## alu16bit
module alu16bit (
  input clk,                 
  input reset,               
  input [2:0] operation,     
  input [15:0] operand_A,
  input [15:0] operand_B,
  output reg [31:0] result, 
  output reg carry_flag,
  output reg zero_flag
);
Size: about 1600 cells after synthesis, roughly 34 flip-flops, roughly 71 I/O pins, about 13000 um^2 of cells after synthesis.
Settings: LEC_CHECK=0, CAP_MARGIN=20, CORE_MARGIN=2, CORE_UTILIZATION=59, SLEW_MARGIN=20; clock period 5.09 ns.
run.sh (not shown) runs the stock make flow with config.mk's settings and CLKGATE_MAP_FILE=.
The baseline ended with an error in global routing, error GRT-0232.
Edit:
- CORE_UTILIZATION: 59 -> 58
- SETUP_SLACK_MARGIN: unset -> 1.49
What happened:
- The new run ended with an error in global routing
- die size goes up by about 1.7%
- area after synthesis stays the same
- synthesized cell count is unchanged

alu16bit again, from the RTL that the note above started with.
clock: 5.43 ns
lec_check: 0
cap_margin: 20
core_margin: 2
core_utilization: 72
cts_cluster_size: 51
place_density_lb_addon: 0.0
setup_slack_margin: 1.53
slew_margin: 20
tns_end_percent: 5
The baseline failed in 4_1_cts on DPL-0033.
Then changed:
--- a/flow/config.mk
+++ b/flow/config.mk
@@ -10,4 +10 @@
-export CORE_UTILIZATION = 72
-export CTS_CLUSTER_SIZE = 51
-export PLACE_DENSITY_LB_ADDON = 0.0
-export SETUP_SLACK_MARGIN = 1.53
+export CORE_UTILIZATION = 39
@@ -15 +11,0 @@
-export TNS_END_PERCENT = 5
==> flow/constraint.sdc (replaced) <==
create_clock -name core_clock -period 7.11 [get_ports {clk}]
set_input_delay 1.4220 -clock core_clock [delete_from_list [all_inputs] [get_ports {clk}]]
set_output_delay 1.4220 -clock core_clock [all_outputs]
set_load 0.01 [all_outputs]
The changed run finished with timing, DRC and antenna clean.
Die size rises by 82%.
Synthesized cell count does not change.
Area after synthesis stays the same.
Then changed:
--- a/flow/config.mk
+++ b/flow/config.mk
@@ -7,0 +8 @@
+export ABC_AREA = 1
@@ -10 +11,2 @@
-export CORE_UTILIZATION = 39
+export CORE_UTILIZATION = 69
+export CTS_CLUSTER_SIZE = 100
Now the flow ended with an error in 5_1_grt on GRT-0232.
Area after synthesis rises by roughly a tenth.
Die size falls by well over a third.
Synthesized cell count rises by a quarter to a third.
Then changed:
--- a/flow/config.mk
+++ b/flow/config.mk
@@ -8 +7,0 @@
-export ABC_AREA = 1
@@ -11,2 +10 @@
-export CORE_UTILIZATION = 69
-export CTS_CLUSTER_SIZE = 100
+export CORE_UTILIZATION = 40
==> flow/constraint.sdc (replaced) <==
create_clock -name core_clock -period 7.2 [get_ports {clk}]
set_input_delay 1.4400 -clock core_clock [delete_from_list [all_inputs] [get_ports {clk}]]
set_output_delay 1.4400 -clock core_clock [all_outputs]
set_load 0.01 [all_outputs]
Result: The new run finished clean. Die area increases by 55%. Synthesized area is lower by 9.0%. Synthesized cell count drops by 24%.
Then changed:
--- a/flow/config.mk
+++ b/flow/config.mk
@@ -10 +10,3 @@
-export CORE_UTILIZATION = 40
+export CORE_UTILIZATION = 53
+export PLACE_DENSITY = 0.91
+export SETUP_SLACK_MARGIN = -0.22
Outcome:
- This time the run finished with setup timing left
- sequential cell count does not change
- fmax shrinks by a few percent
- setup slack got worse by 0.23 ns
- design area shrinks by a few percent

Starting RTL as in the previous note.
Settings: LEC_CHECK=0, CAP_MARGIN=20, CORE_MARGIN=2, CORE_UTILIZATION=69, CTS_CLUSTER_DIAMETER=49, CTS_CLUSTER_SIZE=21, HOLD_SLACK_MARGIN=-0.09, SETUP_SLACK_MARGIN=-0.49, SLEW_MARGIN=20; clock period 6.98 ns.
The first run stopped in 5_1_grt.
Change:
- CORE_UTILIZATION: 69 -> 68
- CTS_CLUSTER_DIAMETER: 49 -> 42
Outcome: The new run finished but fails on setup timing; synthesized cell count stays the same; area after synthesis does not change; die area grows by 1.4%.
Change:
- CORE_UTILIZATION: 68 -> 58
- CTS_CLUSTER_DIAMETER: 42 -> not set
- CTS_CLUSTER_SIZE: 21 -> not set
- HOLD_SLACK_MARGIN: -0.09 -> not set
- SETUP_SLACK_MARGIN: -0.49 -> not set
- TNS_END_PERCENT: not set -> 5
- clock period: 6.98 -> 7.2 ns (I/O delays scaled with it)
Effect:
- The changed run finished but failed the layout checks on setup timing
- synthesized cell count is unchanged
- setup slack gets better by 0.53 ns
- critical path depth went up by 3
- wire length went down by 9.7%
Change:
- CORE_MARGIN: 2 -> 3
- CORE_UTILIZATION: 58 -> 40
- GPL_ROUTABILITY_DRIVEN: not set -> 0
- TNS_END_PERCENT: 5 -> not set
Outcome: Now the flow completed with no timing, DRC or antenna violations. Worst hold slack gets worse by 0.13 ns. Setup slack gets better by 0.25 ns. Core utilization goes down by 24 points. Maximum frequency goes up by about 3.5%. Routed wire length goes down by 1.8%. Non-clock buffer count goes down by 2.

alu16bit again, from the RTL that the note above started with.
Settings: LEC_CHECK=0, CAP_MARGIN=20, CORE_MARGIN=2, CORE_UTILIZATION=68, CTS_CLUSTER_DIAMETER=51, MAX_ROUTING_LAYER=met4, SLEW_MARGIN=20; clock period 7.37 ns.
The first run died in global routing on GRT-0232.
Then changed:
CORE_UTILIZATION = 66   (was 68)
Result: With this change the flow reached the layout checks and failed them: setup timing; synthesized area stays the same; die size rises by about 3%; synthesized cell count is unchanged.

The RTL this note starts from:
==> flow/design.v <==
module alu16bit (
  input clk,                 
  input reset,               
  input [2:0] operation,     
  input [15:0] operand_A,
  input [15:0] operand_B,
  output reg [31:0] result, 
  output reg carry_flag,
  output reg zero_flag
);
parameter [2:0] ADD  = 3'b000,
                SUB  = 3'b001,
                MUL  = 3'b010,
                AND  = 3'b011,
                OR   = 3'b100,
                NAND = 3'b101,
                NOR  = 3'b110,
                XOR  = 3'b111;
reg [31:0] alu_result;  
reg alu_carry;
reg alu_zero;
always @(*) begin
  alu_result = 32'b0;
  alu_carry  = 1'b0;
  alu_zero   = 1'b0;
  case (operation)
    ADD: begin
      {alu_carry, alu_result} = {1'b0, operand_A} + {1'b0, operand_B};
      alu_zero = (alu_result[15:0] == 16'b0);
    end
    SUB: begin
      {alu_carry, alu_result} = {1'b0, operand_A} - {1'b0, operand_B};
      alu_zero = (alu_result[15:0] == 16'b0);
    end
    MUL: begin
      alu_result = operand_A * operand_B;   
      alu_zero = (alu_result == 32'b0);
    end
    AND: begin
      alu_result = {16'b0, (operand_A & operand_B)};
      alu_zero = (alu_result[15:0] == 16'b0);
    end
    OR: begin
      alu_result = {16'b0, (operand_A | operand_B)};
      alu_zero = (alu_result[15:0] == 16'b0);
    end
    NAND: begin
      alu_result = {16'b0, ~(operand_A & operand_B)};
      alu_zero = (alu_result[15:0] == 16'b0);
    end
    NOR: begin
      alu_result = {16'b0, ~(operand_A | operand_B)};
      alu_zero = (alu_result[15:0] == 16'b0);
    end
    XOR: begin
      alu_result = {16'b0, (operand_A ^ operand_B)};
      alu_zero = (alu_result[15:0] == 16'b0);
    end
    default: begin
      alu_result = 32'b0;
      alu_carry  = 1'b0;
      alu_zero   = 1'b1;
    end
  endcase
end
always @(posedge clk) begin
  if (reset) begin
    result     <= 32'b0;
    carry_flag <= 1'b0;
    zero_flag  <= 1'b0;
  end else begin
    result     <= alu_result;
    carry_flag <= alu_carry;
    zero_flag  <= alu_zero;
  end
end
endmodule
export LEC_CHECK = 0
export ABC_AREA = 0
export CAP_MARGIN = 5
export CELL_PAD_IN_SITES_DETAIL_PLACEMENT = 2
export CORE_MARGIN = 5
export CORE_UTILIZATION = 60
export CTS_CLUSTER_DIAMETER = 102
export CTS_CLUSTER_SIZE = 12
export GPL_ROUTABILITY_DRIVEN = 1
export MAX_ROUTING_LAYER = met4
export MIN_ROUTING_LAYER = met1
export PLACE_DENSITY_LB_ADDON = 0.18
export SETUP_SLACK_MARGIN = 0.85
export SLEW_MARGIN = 20
export TNS_END_PERCENT = 40
create_clock -name core_clock -period 12.4 [get_ports {clk}]
The first run died in detailed placement.
Edit:
- ABC_AREA: 0 -> 1
- CAP_MARGIN: 5 -> 20
- CELL_PAD_IN_SITES_DETAIL_PLACEMENT: 2 -> default
- CORE_MARGIN: 5 -> 2
- CORE_UTILIZATION: 60 -> 62
- CTS_CLUSTER_DIAMETER: 102 -> default
- CTS_CLUSTER_SIZE: 12 -> default
- GPL_ROUTABILITY_DRIVEN: 1 -> default
- MAX_ROUTING_LAYER: met4 -> default
- MIN_ROUTING_LAYER: met1 -> default
- PLACE_DENSITY_LB_ADDON: 0.18 -> default
- SETUP_SLACK_MARGIN: 0.85 -> default
- TNS_END_PERCENT: 40 -> default
- clock period: 12.4 -> 6.0 ns (I/O delays scaled with it)
Effect: The new run aborted during global routing with GRT-0116. Die size fell by about 1.9%. Synthesized cell count rose by about 30%. Area after synthesis rose by 9.9%.

== juniper ==
// alu16bit: RTL as listed in full above, without the edits since
Settings: LEC_CHECK=0, ABC_AREA=1, CAP_MARGIN=20, CORE_MARGIN=2, CORE_UTILIZATION=72, CTS_CLUSTER_DIAMETER=235, SLEW_MARGIN=20; clock period 5.62 ns.
juniper is listed as incomplete: the tool reported an error in global routing (5_1_grt) and the run ended there.
The following lists how violet was set up differently from juniper:
- an added SETUP_SLACK_MARGIN of -0.22
- a deleted CTS_CLUSTER_DIAMETER that had been 235
- a change of CORE_UTILIZATION from 72 to 53
- an added PLACE_DENSITY of 0.8
- a deleted ABC_AREA that had been 1
- a change of the clock period (ns, I/O delays scaled along) from 5.62 to 7.2
Findings:
- To summarise violet: no stage aborted, but the layout did not pass its checks, failing on setup timing.
- Against juniper, placer's final routability congestion estimate in violet fell by more than 10%.
- violet against juniper: HPWL after detailed placement went down; number of distinct library cells after synthesis went up.
- Sort juniper and violet by placement-stage cell area desc -> top: juniper
- Diff juniper..violet | post-synthesis register bit count | unchanged
- violet does worse than juniper on full die area.
- The final reports for violet and juniper show xor and xnor fraction of the mapped netlist area higher in the former.
- Re number of standard cells reported by yosys: violet is 496 down on juniper.
- Diff juniper and violet: area inside the core boundary lower in juniper
- The sequential fraction of the synthesis area of violet is higher than that of juniper.
- Of juniper and violet, the run reporting the lower area of the mapped netlist was violet.
diff inputs: violet => nickel
- MAX_ROUTING_LAYER: unset -> met4
- PLACE_DENSITY: 0.8 -> unset
- SETUP_SLACK_MARGIN: -0.22 -> unset
- TNS_END_PERCENT: unset -> 5
- CTS_CLUSTER_DIAMETER: unset -> 358
- CORE_UTILIZATION: 53 -> 67
### Flow results
- Nothing crashed in violet and all stages finished; the problem is that the final layout failed, the offending checks being setup timing.
- Status: nickel FAILED at global routing (5_1_grt) (tool error)
- Between violet and nickel, the difference in post-synthesis instance total is negligible.
- nickel against violet: register area share after synthesis now sits at about the same level, number of resized instances in the post-cts repair step went up, worst-case clock buffer depth saw little to no change.
- On number of cells after detailed placement: between violet and nickel, it ends up lower for nickel.
- Comparing the two runs side by side, nickel comes out behind violet on placed wire-length estimate.
- Compare violet and nickel | number of setup buffers added after CTS lower: violet
- Summary: core box area, nickel better than violet
- Summary — area of placed instances, nickel relative to violet: higher, by 55 um2.
- violet fits on a die that is larger than the die of nickel.
- nickel — row count 6 lower, violet as reference

Setup of the previous run:
Starts from the design.v that is shown in full above.
Settings: LEC_CHECK=0, CAP_MARGIN=20, CORE_MARGIN=2, CORE_UTILIZATION=66, CTS_CLUSTER_SIZE=56, HOLD_SLACK_MARGIN=-0.09, SETUP_SLACK_MARGIN=-0.49, SLEW_MARGIN=20; clock period 6.98 ns.
The layout from the previous run, despite a flow that completed every stage, fails the layout checks, with the failing checks listed as negative setup slack.
Relative to the previous run, the following input files were edited for the current run:
diff --git a/flow/config.mk b/flow/config.mk
--- a/flow/config.mk
+++ b/flow/config.mk
@@ -11,3 +11,2 @@
-export CTS_CLUSTER_SIZE = 56
-export HOLD_SLACK_MARGIN = -0.09
-export SETUP_SLACK_MARGIN = -0.49
+export CTS_CLUSTER_DIAMETER = 51
+export MAX_ROUTING_LAYER = met4
@@ -14,0 +14 @@
+export TNS_END_PERCENT = 5
==> flow/constraint.sdc <==
create_clock -name core_clock -period 7.2 [get_ports {clk}]
set_input_delay 1.4400 -clock core_clock [delete_from_list [all_inputs] [get_ports {clk}]]
set_output_delay 1.4400 -clock core_clock [all_outputs]
set_load 0.01 [all_outputs]
### Flow results
The current run finished every stage; the final checks, however, were not passed, the failures being negative setup slack.
Between the previous run and the current run, the cell count went up.

build 18:
RTL: the design.v shown in full above, as it stands there.
clock: 12.4 ns
lec_check: 0
abc_area: 0
cap_margin: 30
cell_pad_in_sites_detail_placement: 2
core_margin: 3
core_utilization: 60
cts_cluster_size: 86
gpl_routability_driven: 1
max_routing_layer: met5
min_routing_layer: met2
place_density_lb_addon: 0.06
setup_slack_margin: 0.85
slew_margin: 25
tns_end_percent: 75
Stage in which a tool error killed build 18: 3_5_place_dp.
#### Input delta (build 33 over build 18)
Settings: GPL_ROUTABILITY_DRIVEN: 1 -> unset; SLEW_MARGIN: 25 -> 20; CTS_CLUSTER_SIZE: 86 -> unset; CAP_MARGIN: 30 -> 20; MIN_ROUTING_LAYER: met2 -> unset; CELL_PAD_IN_SITES_DETAIL_PLACEMENT: 2 -> unset; ABC_AREA: 0 -> unset; SETUP_SLACK_MARGIN: 0.85 -> unset; PLACE_DENSITY_LB_ADDON: 0.06 -> unset; CORE_UTILIZATION: 60 -> 40; TNS_END_PERCENT: 75 -> unset; CORE_MARGIN: 3 -> 2; MAX_ROUTING_LAYER: met5 -> unset; the clock period (ns, I/O delays scaled along): 12.4 -> 7.11.
Findings:
The log for build 18 ends in 3_5_place_dp with error DPL-0033, so the run never completed.
No stage failed in build 33, and the final checks on the layout all came back clean.
Delta (build 33 minus build 18): die size climbed 45%, placer congestion estimate dropped 0.24, floorplan core area climbed about 50%, count of distinct cell types in the synthesized netlist barely changed, overall die width climbed 20%.
Floorplan row count grows by more than 10% when moving from build 18 to build 33.
--- input diff build 33..build 34 ---
Settings: CORE_UTILIZATION: 40 -> 59; the clock period (ns, I/O delays scaled along): 7.11 -> 5.07.
- Build 34 got as far as 5_1_grt, where a tool error ended the run.
- As far as post-synth design cell area goes, build 33 and build 34 are indistinguishable; the numbers are identical.
- Delta(number of post-CTS setup repair buffers, build 34 - build 33) > 0
- Comparing build 34 and build 33, floorplan-stage core utilization is higher on build 34.
- Between build 34 and build 33, the post-cts resize count is higher for build 34.
- Per the comparison of build 34 with build 33, placement row count lower; placer's final routability congestion estimate grew by 6.7%.
The following lists how build 1 was set up differently from build 34:
Settings: CORE_UTILIZATION: 59 -> 65; the clock period (ns, I/O delays scaled along): 5.07 -> 5.62.
==> comparison <==
- Build 1: it failed during 5_1_grt, and the tool reported GRT-0116.
- Compared build 1 vs build 34, and number of standard-cell rows in the floorplan is down in build 1.
- Build 1 vs build 34 — post-placement setup slack rose 0.37 ns.
- Relative to build 34, starting density of the core increased by 6.8 points in build 1.
- The estimated wirelength of the detail-placed design number comes out higher for build 1 vs build 34.
- Looking at die size, build 1 sits 9.0% lower than build 34 does.
- Summary of build 1 over build 34: die outline height shows a reduction of 4.6%; placeable core region shows a reduction of 10%; total setup buffers inserted after CTS shows a reduction of 47; width of the die shows a reduction of 4.6%.

oak:
RTL: the design.v shown in full above, as it stands there.
clock: 7.37 ns
lec_check: 0
cap_margin: 20
core_margin: 2
core_utilization: 67
cts_cluster_diameter: 51
cts_cluster_size: 37
max_routing_layer: met4
place_density: 0.64
slew_margin: 20
For oak, the flow was terminated by a tool error in 5_1_grt and produced no final design.
diff inputs: oak => pine
# oak
export LEC_CHECK = 0
export CAP_MARGIN = 20
export CORE_MARGIN = 2
export CORE_UTILIZATION = 67
export CTS_CLUSTER_DIAMETER = 51
export CTS_CLUSTER_SIZE = 37
export MAX_ROUTING_LAYER = met4
export PLACE_DENSITY = 0.64
export SLEW_MARGIN = 20
create_clock -name core_clock -period 7.37 [get_ports {clk}]
# pine
export LEC_CHECK = 0
export CAP_MARGIN = 20
export CORE_MARGIN = 2
export CORE_UTILIZATION = 66
export CTS_CLUSTER_DIAMETER = 57
export MAX_ROUTING_LAYER = met4
export SLEW_MARGIN = 20
export TNS_END_PERCENT = 5
create_clock -name core_clock -period 7.2 [get_ports {clk}]
## What came out
No crash in pine: every stage finished, but the layout fails its final checks due to negative setup slack.
From oak to pine, number of register bits inferred by synthesis did not move at all.
Sort pine and oak by post-cts gate resize count, ascending, and pine comes first.
Against oak, pine reports a instance area after placement that is higher.
pine and oak ended up with roughly the same area fraction in mux cells.
Sort pine and oak by count of placed standard cells including taps, descending, and pine comes first.
pine has pre-CTS worst setup slack below what oak had.
| width of the die | lower: oak |
Compared with oak, pine shows detailed-placement wirelength estimate that has gone up by a few percent.
pine ends up with a final weighted congestion of routability-driven global placement that is 0.024 lower than in oak.
Compared to oak, pine was floorplanned on a bigger die.
Re setup fix buffers added after clock tree synthesis: oak was higher than pine.
### pine -> birch
# pine
export LEC_CHECK = 0
export CAP_MARGIN = 20
export CORE_MARGIN = 2
export CORE_UTILIZATION = 66
export CTS_CLUSTER_DIAMETER = 57
export MAX_ROUTING_LAYER = met4
export SLEW_MARGIN = 20
export TNS_END_PERCENT = 5
create_clock -name core_clock -period 7.2 [get_ports {clk}]
# birch
export LEC_CHECK = 0
export CAP_MARGIN = 15
export CORE_ASPECT_RATIO = 1.98
export CORE_MARGIN = 2
export CORE_UTILIZATION = 40
export CTS_CLUSTER_DIAMETER = 210
export CTS_CLUSTER_SIZE = 99
export SLEW_MARGIN = 20
create_clock -name core_clock -period 7.2 [get_ports {clk}]
Findings:
- pine and birch ended up with nearly the same layout sequential cell count.
- birch finished every stage; the final checks, however, were not passed, the failures being negative setup slack.
- [birch vs pine] synthesis-to-finish area growth: higher in birch
- Of pine and birch, pine shows the higher final routed wirelength across all metal layers, with birch below it.
- birch drops fewer vias than pine.
- Measured against pine, the met2 routed wirelength of birch comes out at 1.15 times the reference value.
- Against pine, birch comes in 1.23 ns higher on worst-case setup margin in the final layout.
- The cell area in pine is 0.931 times that in birch.
diff inputs: birch => maple
# birch
export LEC_CHECK = 0
export CAP_MARGIN = 15
export CORE_ASPECT_RATIO = 1.98
export CORE_MARGIN = 2
export CORE_UTILIZATION = 40
export CTS_CLUSTER_DIAMETER = 210
export CTS_CLUSTER_SIZE = 99
export SLEW_MARGIN = 20
create_clock -name core_clock -period 7.2 [get_ports {clk}]
# maple
export LEC_CHECK = 0
export CAP_MARGIN = 20
export CORE_MARGIN = 2
export CORE_UTILIZATION = 65
export CTS_CLUSTER_SIZE = 57
export MAX_ROUTING_LAYER = met4
export SLEW_MARGIN = 20
create_clock -name core_clock -period 7.2 [get_ports {clk}]
--- outcome ---
- 5_1_grt: maple exited with error
- birch -> stages 100% | layout checks FAIL | negative setup slack
- Comparing birch against maple, there is no change at all in post-synth area from yosys stat.
- birch → maple: core outline area now smaller, placement-stage worst setup slack now larger, post-place instance area now smaller, instance count of the mapped netlist comparable.
- Diff birch -> maple | chip area | down by more than a quarter
- The lower die extent in x of birch and maple is in birch.
- Summed instance area of the synthesized netlist came out exactly the same in birch and maple.
- Taking birch as the reference, in maple standard-cell row count now smaller, setup fix buffers added after clock tree synthesis dropped 10.
Here is what was changed in the inputs of cedar compared with maple.
# maple
export LEC_CHECK = 0
export CAP_MARGIN = 20
export CORE_MARGIN = 2
export CORE_UTILIZATION = 65
export CTS_CLUSTER_SIZE = 57
export MAX_ROUTING_LAYER = met4
export SLEW_MARGIN = 20
create_clock -name core_clock -period 7.2 [get_ports {clk}]
# cedar
export LEC_CHECK = 0
export CAP_MARGIN = 20
export CORE_MARGIN = 2
export CORE_UTILIZATION = 40
export PLACE_DENSITY = 0.95
export SETUP_SLACK_MARGIN = -0.22
export SLEW_MARGIN = 20
export TNS_END_PERCENT = 35
create_clock -name core_clock -period 7.2 [get_ports {clk}]
### Flow results
What ended maple was a tool error in 5_1_grt; the run never finished.
To summarise cedar: no stage aborted, but the layout did not pass its checks, failing on negative setup slack.
Changes observed in cedar relative to maple: die extent in x now larger; post-synth net total held; post-place setup slack up 0.083 ns; floorplan die area went up about 60%.
In the tables for maple and cedar, share of the core filled by cells before placement reads lower with cedar.
Note that the site row count recorded for cedar amounts to 1.3 times the value seen in maple.
Going from maple to cedar, area of the placeable core grew by more than half.
Reported for maple and cedar, number of buffers on the longest clock path turned out identical to the last digit.
Of maple and cedar, maple shows the lower total instance count after detailed placement, with cedar above it.
The run showing the smaller count of buffers added by post-CTS timing repair for setup is cedar.
Relative to maple, floorplan die height increased by 27% in cedar.
